**design.v**
```verilog
module solver (
    input clk,
    input reset,
    input insert,
    input advance,
    input [3:0] value,
    output [40:0] solution
);
(* mem2reg *)
reg [40:0] counts [9];
assign solution =
    counts[0] + counts[1] + counts[2]
    + counts[3] + counts[4] + counts[5]
    + counts[6] + counts[7] + counts[8];
always @(posedge clk) begin
    if (reset) begin
        for (integer i = 0; i < 9; i = i + 1) begin
            counts[i] <= 0;
        end
    end if (insert) begin
        counts[value] <= counts[value] + 1;
    end if (advance) begin
        for (integer i = 1; i < 7; i = i + 1) begin
            counts[i - 1] <= counts[i];
        end
        counts[6] <= counts[7] + counts[0];
        counts[7] <= counts[8];
        counts[8] <= counts[0];
    end
end
endmodule
```
**run.sh**
```bash
#!/bin/bash
# the make line also repeats each setting of config.mk as NAME=value (left out here)
make -C /OpenROAD-flow-scripts/flow DESIGN_CONFIG=/design/flow/config.mk WORK_HOME=/design/flow/orfs CLKGATE_MAP_FILE= finish
```
**config.mk**
```make
export PLATFORM = sky130hd
export DESIGN_NAME = solver
export DESIGN_NICKNAME = solver
export VERILOG_FILES = /design/flow/design.v
export SDC_FILE = /design/flow/constraint.sdc
export NUM_CORES = 4
export LEC_CHECK = 0
export ABC_AREA = 1
export CAP_MARGIN = 5
export CELL_PAD_IN_SITES_DETAIL_PLACEMENT = 1
export CORE_ASPECT_RATIO = 0.64
export CORE_MARGIN = 3
export CORE_UTILIZATION = 37
export CTS_CLUSTER_SIZE = 15
export MAX_ROUTING_LAYER = met4
export MIN_ROUTING_LAYER = met1
export PLACE_DENSITY_LB_ADDON = 0.19
export SLEW_MARGIN = 20
export TNS_END_PERCENT = 10
```
**constraint.sdc**
```tcl
create_clock -name core_clock -period 13.1 [get_ports {clk}]
set_input_delay 2.6200 -clock core_clock [delete_from_list [all_inputs] [get_ports {clk}]]
set_output_delay 2.6200 -clock core_clock [all_outputs]
set_load 0.01 [all_outputs]
```
==> results of run 1 <==
[per-stage QoR]
step	area (µm²)	setup WS [ns]
2_1_floorplan	32800	6.25
3_3_place_gp	34100	4.60
3_5_place_dp	34100	4.54
4_1_cts	35600	3.87
5_1_grt	35600	3.52
6_report	35600	3.82
[cell type report]
cell class              instances  area (µm²)  area share
diodes                          5        12.5    0.000352
multi-input cells            3743       22100       0.621
inverters                     637        2400      0.0676
flip-flops and latches        369        7390       0.208
repair buffers                 93         837      0.0235
clock buffers                  68        1320      0.0372
clock inverters                 9        96.3     0.00271
well taps                    1144        1430      0.0402
[layer usage]
metal | vias to the layer above | GRT usage
li1 | 15600 | -
met1 | 17200 | 0.502
met2 | 1916 | 0.456
met3 | 318 | 0.113
met4 | 0 | 0.0966
met5 | - | -
==> results.txt, run 1 <==
CTS tree: yes
Top cells by area: sky130_fd_sc_hd__dfxtp_1, sky130_fd_sc_hd__nand2_1, sky130_fd_sc_hd__fa_1
Number of cell instances after yosys synthesis: 4982
Routability congestion estimate from global placement: 1.02
RSZ-0062 raised after global routing: no
Pleak: 15.7 nW
Post-synthesis simple-gate area fraction: 0.290
Power of the sequential group: 0.00131 W
Achievable clock frequency: 0.108 GHz
Dominant synthesized flop cell: sky130_fd_sc_hd__dfxtp_1
Post-Synthesis Net Count: 5349
Combinational group share of total power: 0.457
Routed wire length: 158 mm
Sequential share of the synthesized area: 0.226
Worst-case clock buffer depth: 3
Wire length of the first global-routing pass: 231 mm
Highest signal layer in the routed design: met4
Comb power: 0.00219 W
Total number of warnings across the stage logs: 38
Initial detailed-routing violation count: 4701
Reg-to-reg critical path endpoint: counts[6][28]
Dominant delay contributor by cell family on the critical path: adder cells
Fraction of power consumed by sequential logic: 0.272
Number of optimization iterations in the first detailed-route pass: 6
Final worst-path cycle share: 0.708
Number of CTS-inserted buffers: 45
Final-layout worst hold slack: 0.458 ns
Crit. path cell count: 20
Post-synthesis register bit count: 369
Cell row count: 86
Clock network fraction of design power: 0.271
Number of endpoints failing setup at the final stage: 0
Status: complete, no violations
Crit path required time: 10.48 ns
Number of H-tree branching levels: 2
Maximum number of pins on one net before global-route repair: 216
Critical path data arrival time: 6.66 ns
Largest vdd supply drop: 0.000108 V
Die boundary width: 378 µm
Dominant kind of combinational cell: simple AND/OR/NAND/NOR gates
YS warnings: 1
Net Sw Power: 0.00205 W
Distinct cells, synth: 55
Critical path cell sequence: inv_1 > fa_1 > inv_1 > fa_1 > fa_1 > inv_1 > fa_1 > inv_1 > ha_1 > nand3_1 > nand2_1 > a21oi_1 > o21ai_0 > nand2_1 > o21ai_0 > a21oi_1 > o21ai_0 > nand2_1 > nand2_1 > clkdlybuf4s50_1
End-of-flow core utilization: 0.410
Max-cap violation count: 0
Post-synthesis mux area share: 0.000306
Endpoints failing hold: 0
Accumulated negative setup slack: 0 ns
Number of gates resized after cts: 0
Final tally of max-slew violations: 0
Switching share of total power: 0.427
Post-synth EDFFs: 0
Critical path endpoint category: primary output
Core Footprint: 0.0868 mm²
Power of the clock network: 0.00130 W
Hold Crit Endpoint: counts[1][34]
Netlist Area Pre-Place: 0.0328 mm²
Capturing element of the worst setup path: solution[33]
Leading cell types by count after synthesis: sky130_fd_sc_hd__nand2_1, sky130_fd_sc_hd__inv_1, sky130_fd_sc_hd__nor2_1
Residual overflow from global routing: 0
Number of global-route vias before repair: 34200
WL per Instance: 26.0 µm
Count of buffers added by post-CTS timing repair for setup: 0
Category of the worst setup path launch point: flip-flop
Antenna violations before repair: 5
Depth of the worst hold-timing path: 2
Clk Latency, worst-skew pair: 0.63 ns
Placed wire-length estimate after detailed placement: 113 mm
Hold buffer count at CTS: 0
Minimum clock period: 9.28 ns
Number of nets still failing antenna checks after routing: 0
Share of synthesized cell area in and-or and or-and compound cells: 0.160
Final cell count without fillers: 6068
Reg-to-reg slack, setup: 9.28 ns
Xor/xnor share: 0.0211
Most used standard cell by instance count after synthesis: sky130_fd_sc_hd__nand2_1
Vias per inst: 5.77
Area share, top type: 0.226
Number of top-level pins: 49
Met1 layer wirelength in the final routing: 70.5 mm
Met3 layer wire length in the routed design: 21.9 mm
Total number of vias: 35000
Path type of the worst setup path: flip-flop to primary output
Depth of the worst register-to-register path: 13
Clock input transition at the sequential cells of the worst setup and hold paths: 0.06 ns
CTS Root Buffer Type: sky130_fd_sc_hd__clkbuf_16
Hold Path Class: flip-flop to flip-flop
Synth async-reset ratio: 0
Origin of the worst min-delay path: counts[2][34]
Cell count after placement: 5986
Core utilization at floorplan: 0.377
Worst relative slew slack: 0.215
Area growth from synthesis to layout: 8.65%
Worst slew pin tran: 1.17 ns
Number of buffer cells added on primary ports: 48
Start of the worst register-to-register path: counts[0][0]
Clk sinks: 369
Power per Cell Area: 135 mW/mm²
Overall power after layout: 0.00480 W
Leading power group: combinational logic
Cell taking the most area after synthesis: sky130_fd_sc_hd__dfxtp_1
Worst setup path startpoint: counts[0][2]
Clock tree skew after final layout: 0.0279 ns
Adder-Cell Fraction of Synth Area: 0.201
Pint: 0.00275 W
Combined buffer and inverter count along the critical path: 5
Fill cells: 11400
Yosys synthesis chip area: 0.0328 mm²
Worst path slowest cell: sky130_fd_sc_hd__fa_1
Vertical extent of the die: 244 µm
Routed wl met2: 60.5 mm
Mean Syn Cell Area: 6.57 µm²
GR Util All Layers: 0.347
Largest stage delay on the critical path: 0.80 ns
Area of the die: 0.0922 mm²
Number of instances in the synthesized netlist: 4982
Final Net Count: 5256
Residual DRC count: 0
Largest driver fanout on the critical path: 4
==> run 2: changes to the inputs <==
CAP_MARGIN = 0   (was 5)
CELL_PAD_IN_SITES_DETAIL_PLACEMENT = unset   (was 1)
CORE_ASPECT_RATIO = 0.93   (was 0.64)
CORE_MARGIN = 2   (was 3)
CORE_UTILIZATION = 72   (was 37)
CTS_CLUSTER_DIAMETER = 400   (was unset)
CTS_CLUSTER_SIZE = 99   (was 15)
MAX_ROUTING_LAYER = unset   (was met4)
MIN_ROUTING_LAYER = unset   (was met1)
PLACE_DENSITY_LB_ADDON = unset   (was 0.19)
TNS_END_PERCENT = 15   (was 10)
clock period = 5.85 ns   (was 13.1 ns; I/O delays follow)
==> run 2 against run 1 <==
Against the previous run: the flow now stops in global routing; die area shrank 49%; synthesized cell count is the same; synthesized area is the same.
==> results.txt, run 2 <==
Post-synthesis simple-gate area fraction: 0.290 (unchanged)
Leading cell types by count after synthesis: sky130_fd_sc_hd__nand2_1, sky130_fd_sc_hd__inv_1, sky130_fd_sc_hd__nor2_1 (unchanged)
Adder-Cell Fraction of Synth Area: 0.201 (unchanged)
Area of the die: 0.0472 mm² (was 0.0922 mm²)
Cell count after placement: 5977 (was 5986)
Dominant synthesized flop cell: sky130_fd_sc_hd__dfxtp_1 (unchanged)
Xor/xnor share: 0.0211 (unchanged)
Mean Syn Cell Area: 6.57 µm² (unchanged)
Vertical extent of the die: 210 µm (was 244 µm)
Post-Synthesis Net Count: 5349 (unchanged)
Yosys synthesis chip area: 0.0328 mm² (unchanged)
Routability congestion estimate from global placement: 1.14 (was 1.02)
Core Footprint: 0.0450 mm² (was 0.0868 mm²)
Worst-case clock buffer depth: 3 (unchanged)
Post-synth EDFFs: 0 (unchanged)
Distinct cells, synth: 55 (unchanged)
Cell taking the most area after synthesis: sky130_fd_sc_hd__dfxtp_1 (unchanged)
YS warnings: 1 (unchanged)
Number of instances in the synthesized netlist: 4982 (unchanged)
Share of synthesized cell area in and-or and or-and compound cells: 0.160 (unchanged)
Clk sinks: 369 (unchanged)
Number of cell instances after yosys synthesis: 4982 (unchanged)
Status: did not finish (was complete, no violations)
Netlist Area Pre-Place: 0.0328 mm² (unchanged)
Top cells by area: sky130_fd_sc_hd__dfxtp_1, sky130_fd_sc_hd__nand2_1, sky130_fd_sc_hd__fa_1 (unchanged)
Halt Stage: global routing
CTS Root Buffer Type: sky130_fd_sc_hd__clkbuf_16 (unchanged)
Most used standard cell by instance count after synthesis: sky130_fd_sc_hd__nand2_1 (unchanged)
Post-synthesis register bit count: 369 (unchanged)
Placed wire-length estimate after detailed placement: 93.4 mm (was 113 mm)
Cell row count: 75 (was 86)
Number of CTS-inserted buffers: 7 (was 45)
Core utilization at floorplan: 0.727 (was 0.377)
Sequential share of the synthesized area: 0.226 (unchanged)
Placed cell area: 0.0377 mm² (was 0.0341 mm²)
Number of top-level pins: 49 (unchanged)
Number of buffer cells added on primary ports: 48 (unchanged)
Number of H-tree branching levels: 1 (was 2)
Die boundary width: 225 µm (was 378 µm)
Post-synthesis mux area share: 0.000306 (unchanged)
Area share, top type: 0.226 (unchanged)
Synth async-reset ratio: 0 (unchanged)
Dominant kind of combinational cell: simple AND/OR/NAND/NOR gates (unchanged)
## run 2: per-stage QoR
step           setup WS, ns  setup TNS [ns]
4_1_cts              -0.478           -8.54
3_5_place_dp         -0.445           -6.91
3_3_place_gp         -0.363           -4.81
2_1_floorplan         0.450               0
## run 2: what timing repair did
| action | in CTS |
|---|---|
| pin swaps | 62 |
| hold endpoints to repair | 0 |
| setup endpoints to repair | 38 |
| gates resized | 346 |
| hold buffers | 0 |
| buffers inserted | 6 |
Power figures rest on the tool's default switching activity, not on a simulated workload.
